job 7877:
## mac_array
module mac_array #(
    parameter NUM_CHANNELS = 4,
    parameter DATA_WIDTH = 8,
    parameter ACCUM_WIDTH = 32,
    parameter OUTPUT_WIDTH = 16
)(
    input  clk,
    input  rst_n,
    input  [NUM_CHANNELS-1:0] enable,
    input  [NUM_CHANNELS-1:0] clear_acc,
    input  [DATA_WIDTH*NUM_CHANNELS-1:0] input_data,
    input  [DATA_WIDTH*NUM_CHANNELS-1:0] weight,
    output [OUTPUT_WIDTH*NUM_CHANNELS-1:0] mac_out,
    output [OUTPUT_WIDTH*NUM_CHANNELS-1:0] activated_out,
    output [NUM_CHANNELS-1:0] valid,
    output [NUM_CHANNELS-1:0] overflow
);
Size in the first run: ~2,500 cells after synthesis, ~140 flip-flops, ~210 I/O pins, roughly 21,000 um2 of cells after synthesis.
export LEC_CHECK = 0
export CAP_MARGIN = 20
export CORE_MARGIN = 2
export CORE_UTILIZATION = 48
export SLEW_MARGIN = 20
create_clock -name core_clock -period 8.31 [get_ports {clk}]
run.sh (not shown) runs the stock make flow with config.mk's settings and CLKGATE_MAP_FILE=.
Job 7877 finished every step from synthesis to the final layout, and the layout passed the timing, DRC and antenna checks.
Changes in job 3856 relative to job 7877:
diff --git a/flow/config.mk b/flow/config.mk
--- a/flow/config.mk
+++ b/flow/config.mk
@@ -8,4 +8,4 @@
 export CAP_MARGIN = 20
 export CORE_MARGIN = 2
-export CORE_UTILIZATION = 48
+export CORE_UTILIZATION = 59
 export SLEW_MARGIN = 20
==> flow/constraint.sdc <==
create_clock -name core_clock -period 5.59 [get_ports {clk}]
set_input_delay 1.1180 -clock core_clock [delete_from_list [all_inputs] [get_ports {clk}]]
set_output_delay 1.1180 -clock core_clock [all_outputs]
set_load 0.01 [all_outputs]
Findings:
The flow completed for job 3856, but it is not clean: the layout still shows setup timing.
Changes observed in job 3856 relative to job 7877: final design utilization increased 29 points; length of routed wiring on met1 increased by about 12% relative to the old numbers.
Job 3856 against job 7877: minimum setup slack among reg-to-reg paths down 2.80 ns, design area up about 20%.
input_data[17] as the startpoint of the most critical setup path was reported by job 7877, and weight[17] by job 3856.
Compare job 3856 and job 7877 | slew at the pin closest to its max-slew limit higher: job 3856
Job 7877 → job 3856: relative slew slack dropped 13 points, overall die height decreased 21 um, total power now sits higher, routed length on met2 went up 36%, relative contribution of combinational cells to total power now sits higher.
### job 3856 -> job 8916
diff --git a/flow/config.mk b/flow/config.mk
--- a/flow/config.mk
+++ b/flow/config.mk
@@ -8,4 +8,6 @@
 export CAP_MARGIN = 20
 export CORE_MARGIN = 2
-export CORE_UTILIZATION = 59
+export CORE_UTILIZATION = 67
+export SETUP_SLACK_MARGIN = 1.49
 export SLEW_MARGIN = 20
+export TNS_END_PERCENT = 5
Notes after the runs:
The layout from job 8916, despite a flow that completed every stage, fails the layout checks, with the failing checks listed as setup timing. Diff job 3856 -> job 8916 | wire length of the first global-routing pass | up by more than 10%. The estimated power of job 8916 ends up lower than the estimate for job 3856. Capture point of the critical path: mac_channels[3].mac_inst.accumulator[16]$_DFFE_PN0P_ -> job 8916, mac_channels[2].mac_inst.accumulator[16]$_DFFE_PN0P_ -> job 3856. Job 3856 → job 8916: net total in the final layout dropped 2.1%, horizontal extent of the die moved down.
Relative to job 8916, the following input files were edited for job 9792:
diff --git a/flow/config.mk b/flow/config.mk
--- a/flow/config.mk
+++ b/flow/config.mk
@@ -8,6 +8,7 @@
 export CAP_MARGIN = 20
 export CORE_MARGIN = 2
-export CORE_UTILIZATION = 67
-export SETUP_SLACK_MARGIN = 1.49
+export CORE_UTILIZATION = 58
+export CTS_CLUSTER_SIZE = 56
+export SETUP_SLACK_MARGIN = 1.65
 export SLEW_MARGIN = 20
 export TNS_END_PERCENT = 5
--- outcome ---
- The run showing the greater total track usage is job 8916.
- Job 8916 → job 9792: final worst-path setup slack went up by 0.62 ns, total routed wire length on the met1 layer went down by 14%, clock network fraction of design power went up by 0.3 points.
- Job 9792: flow complete, layout not clean; failing: setup timing
- Clock power, job 9792 vs job 8916: down by a little under 10%
- Summary of the comparison: clock latency on the worst-skew pair is lower in job 9792, relative to job 8916.
Power figures rest on the tool's default switching activity, not on a simulated workload.
